==> inputs of job 7867 <==
==> flow/design.v <==
module cpu_design (reset, clock, write_read, M_address, M_data_in, M_data_out,overflow,status);
input reset,clock;
input[7:0] M_data_in;
output reg write_read,overflow;
output reg [7:0] M_data_out;
output reg[11:0] M_address;
reg[15:0] IR;
reg[7:0] MDR;
reg[11:0] MAR,PC;
reg [7:0]R0;
reg [7:0]R1;
reg [7:0]R2;
reg [7:0]R3;
reg [7:0]A;
reg [8:0]F;
output reg[2:0] status;
parameter idle=4'b0000, load=4'b0001, move=4'b0010, add=4'b0011, sub=4'b0100, AND=4'b0101;
parameter OR=4'b0110, XOR=4'b0111, shrp=4'b1000, shlp=4'b1001, swap=4'b1010, jmp=4'b1011;
parameter jz=4'b1100, read=4'b1101, write=4'b1110, stop=4'b1111; 
always@(*)  
begin
	if((reset==1)&&(status==3)&&(IR[15:12]==write)) 
		write_read=1'b1; 
	else
		write_read=1'b0; 
	M_address=MAR;
	M_data_out=MDR;
	overflow=F[8]^F[7];
 end
always @(negedge clock or negedge reset) 
begin
	if(reset==1'b0)
	begin
		MAR<=12'b000000000000;
		status<=3'b000; 
	end
	else  
		case (status)
			3'b000: begin
						status<=3'b001;
						MAR<=PC;
						case(IR[9:8])
							2'b00: A<=R0;
							2'b01: A<=R1;
							2'b10: A<=R2;
							2'b11: A<=R3;
						endcase
					end
			3'b001: begin
						if(IR[15:12]==stop)status<=1;
						else if (IR[15:12]==swap|| (IR[15:12]==jmp)|| IR[15:12]==jz || IR[15:12]==read || IR[15:12]==write) 
							status<=3'b010;
						else
							status<=3'b000;
					end
			3'b010:begin 
						if(IR[15:12]==swap)
							status <= 3'b000;
						else if ((IR[15:12]==jmp)||(IR[15:12]==read)||(IR[15:12]==write))
						begin
							MAR <= IR[11:0];
							status <= 3'b011;
						end
						else if((IR[15:12]==jz)&& (R0[7:0] == 8'b0000_0000)) 
						begin
							MAR <= IR[11:0];
							status <= 3'b011;
						end
						else
						begin
							MAR <= PC;
							status <= 3'b011;
						end
					end
			3'b011:begin
						if((IR[15:12]==write) || (IR[15:12]==read))
						begin
							MAR<=PC;
							status<=3'b100;
						end
						else
							status<=3'b000;
					 end
			3'b100:begin
						status<=3'b000;
					 end
			default:status<=3'b000;
		endcase
end
always@(posedge clock or negedge reset) 
begin
	if(reset==1'b0) 
	begin
		IR<=16'h0000;
		PC<=12'b000000000000;
		MDR<=8'b00000000;
		R0<=8'b00000000;
		R1<=8'b00000000;
		R2<=8'b00000000;
		F=9'b000000000;
		R3<=8'b00000000; 
	end
	else
	begin
		case (status)
			3'b000: begin
						IR[15:8]<=M_data_in;
						IR[7:0]<=8'b00000000; 
						PC<=PC+12'b000000000001; 
					end  
			3'b001: begin  
						case(IR[15:12]) 
							load: R0<={4'b0000,IR[11:8]}; 
							swap:begin
									case(IR[11:10])
										2'b00:begin
													case(IR[9:8])
														2'b00:R0<=R0;
														2'b01:R1<=R0;
														2'b10:R2<=R0;
														2'b11:R3<=R0;
													endcase
												end
										2'b01:begin
													case(IR[9:8])
														2'b00:R0<=R1;
														2'b01:R1<=R1;
														2'b10:R2<=R1;
														2'b11:R3<=R1;
													endcase
												end
										2'b10:begin
													case(IR[9:8])
														2'b00:R0<=R2;
														2'b01:R1<=R2;
														2'b10:R2<=R2;
														2'b11:R3<=R2;
													endcase
												end
										2'b11:begin
													case(IR[9:8])
														2'b00:R0<=R3;
														2'b01:R1<=R3;
														2'b10:R2<=R3;
														2'b11:R3<=R3;
													endcase
												end
									endcase
								  end
							shlp:begin 
									case(IR[11:10]) 
										2'b00:R0<=R0<<1;
										2'b01:R1<=R1<<1;
										2'b10:R2<=R2<<1;
										2'b11:R3<=R3<<1;
									endcase
								  end
							shrp:begin
									case(IR[11:10]) 
										2'b00:R0<=R0>>1;
										2'b01:R1<=R1>>1;
										2'b10:R2<=R2>>1;
										2'b11:R3<=R3>>1;
									endcase
								  end
							add:begin
									case(IR[11:10])
										2'b00:begin
													F=A+R0;
													R0<=F[7:0];
												end
										2'b01:begin
													F=A+R1;
													R1<=F[7:0];
												end
										2'b10:begin
													F=A+R2;
													R2<=F[7:0];
												end
										2'b11:begin
													F=A+R3;
													R3<=F[7:0];
												end
									endcase
								 end
							sub:begin
									case(IR[11:10])
										2'b00:begin
													F=R0-A;
													R0<=F[7:0];
												end
										2'b01:begin
													F=R1-A;
													R1<=F[7:0];
												end
										2'b10:begin
													F=R2-A;
													R2<=F[7:0];
												end
										2'b11:begin
													F=R3-A;
													R3<=F[7:0];
												end
									endcase
								 end
							move:begin
										case(IR[11:10])
											2'b00:R0<=A;
											2'b01:R1<=A;
											2'b10:R2<=A;
											2'b11:R3<=A;
										endcase
								  end
							AND:begin
									case(IR[11:10])
										2'b00:R0=R0 & A;
										2'b01:R1=R1 & A;
										2'b10:R2=R2 & A;
										2'b11:R3=R3 & A;
									endcase
								 end
							OR:begin
									case(IR[11:10])
										2'b00:R0=R0 | A;
										2'b01:R1=R1 | A;
										2'b10:R2=R2 | A;
										2'b11:R3=R3 | A;
									endcase
								end
							XOR:begin
									case(IR[11:10])
										2'b00:R0=R0 ^ A;
										2'b01:R1=R1 ^ A;
										2'b10:R2=R2 ^ A;
										2'b11:R3=R3 ^ A;
									endcase
								 end
							default:;
						endcase
					end 
			3'b010:begin
						case(IR[15:12])
							swap:begin
									case(IR[11:10])
										2'b00:R0<=A;
										2'b01:R1<=A;
										2'b10:R2<=A;
										2'b11:R3<=A;
									endcase
								  end
							read:begin
									IR[7:0]<=M_data_in;
									PC<=PC+12'b000000000001;
								  end
							write:begin
										IR[7:0]<=M_data_in;
										PC<=PC+12'b000000000001;
										MDR<=R0;
									end
							jmp:begin
									IR[7:0]<=M_data_in;
									PC<=PC+12'b000000000001;
								 end
							jz:begin
									IR[7:0]<=M_data_in;
									PC<=PC+12'b000000000001;
								end
						endcase
					 end
			3'b011:begin
						case(IR[15:12])
							jmp:begin
										PC<=IR[11:0];
									end
							jz:begin
									if(R0==8'b00000000)
										PC<=IR[11:0];
								end
							read:begin
									R0<=M_data_in;
								end
							default:;
						endcase
					 end
			3'b100:begin
					 end
			default:; 
		endcase
	end
end 
endmodule
==> flow/run.sh <==
#!/bin/bash
# the make line also repeats each setting of config.mk as NAME=value (left out here)
make -C /OpenROAD-flow-scripts/flow DESIGN_CONFIG=/design/flow/config.mk WORK_HOME=/design/flow/orfs CLKGATE_MAP_FILE= finish
==> flow/config.mk <==
export PLATFORM = sky130hd
export DESIGN_NAME = cpu_design
export DESIGN_NICKNAME = cpu_design
export VERILOG_FILES = /design/flow/design.v
export SDC_FILE = /design/flow/constraint.sdc
export NUM_CORES = 4
export LEC_CHECK = 0
export ABC_AREA = 1
export CAP_MARGIN = 20
export CORE_MARGIN = 2
export CORE_UTILIZATION = 66
export CTS_CLUSTER_DIAMETER = 247
export CTS_CLUSTER_SIZE = 99
export PLACE_DENSITY = 0.38
export SLEW_MARGIN = 20
export TNS_END_PERCENT = 20
==> flow/constraint.sdc <==
create_clock -name core_clock -period 4.27 [get_ports {clock}]
set_input_delay 0.8540 -clock core_clock [delete_from_list [all_inputs] [get_ports {clock}]]
set_output_delay 0.8540 -clock core_clock [all_outputs]
set_load 0.01 [all_outputs]
==> job 523: changes against job 7867 <==
ABC_AREA = not set   (was 1)
CELL_PAD_IN_SITES_GLOBAL_PLACEMENT = 0   (was not set)
CORE_UTILIZATION = 70   (was 66)
CTS_CLUSTER_DIAMETER = 155   (was 247)
CTS_CLUSTER_SIZE = not set   (was 99)
GPL_ROUTABILITY_DRIVEN = 1   (was not set)
GPL_TIMING_DRIVEN = 1   (was not set)
MAX_ROUTING_LAYER = met4   (was not set)
PLACE_DENSITY = 0.64   (was 0.38)
TNS_END_PERCENT = not set   (was 20)
==> flow/constraint.sdc (replaced) <==
create_clock -name core_clock -period 8.06 [get_ports {clock}]
set_input_delay 1.6120 -clock core_clock [delete_from_list [all_inputs] [get_ports {clock}]]
set_output_delay 1.6120 -clock core_clock [all_outputs]
set_load 0.01 [all_outputs]
==> notes <==
- Job 523 completed without violations. Job 7867 completed, yet does not pass: negative setup slack.
- Against job 523, the synthesized cell count of job 7867 is higher by about 30%.
- Between job 7867 and job 523, the lower final cell count is in job 523 (gap about 40%, measured against job 523).
- Non-clock buffer count: job 523 is lower than job 7867 (130).
- Between job 523 and job 7867, the lower worst setup slack is in job 7867 (gap 0.62 ns).
- First-iteration DRC count: job 7867 is higher than job 523 (44%).
- Between job 7867 and job 523, the lower final area is in job 523 (gap about 20%, measured against job 523).
- Against job 523, the sequential share of layout area of job 7867 is lower by 3.3 points.
- In job 7867 the register-to-register slack is worse than in job 523, by 1.1 ns.
==> figures <==
metric                                                                         job 7867           job 523
Mean post-synth cell area                                                     6.14 um^2         7.92 um^2
MUX area fraction                                                                    0%             8.80%
Wire length on met2                                                            19900 um          16500 um
Post-Place Setup Slack                                                        -0.174 ns          0.800 ns
CP arrival                                                                      4.83 ns           6.10 ns
Number of antenna violations at the first check in global routing                     2                 0
Slew headroom                                                                     15.6%             21.6%
Total wire length                                                              50200 um          41800 um
Simple-gate share of the synthesized area                                         37.3%             17.1%
Result of the run                                                       failed layout checks    finished clean
Reasons for failing layout checks                                  negative setup slack                 -
Finished Core Util                                                                84.8%             76.8%
Post-detailed-route wirelength per cell                                         23.0 um           26.9 um
Largest type area fraction                                                        18.3%             16.1%
Non-clock buffer count                                                              209                79
Cell row count                                                                       47                45
Cell area after technology mapping                                           11100 um^2        10900 um^2
Capture instance of the worst register-to-register path               R0[6]$_DFFE_PN0P_  F[7]$_DFFE_PN0P_
YS chip area                                                                 11100 um^2        10900 um^2
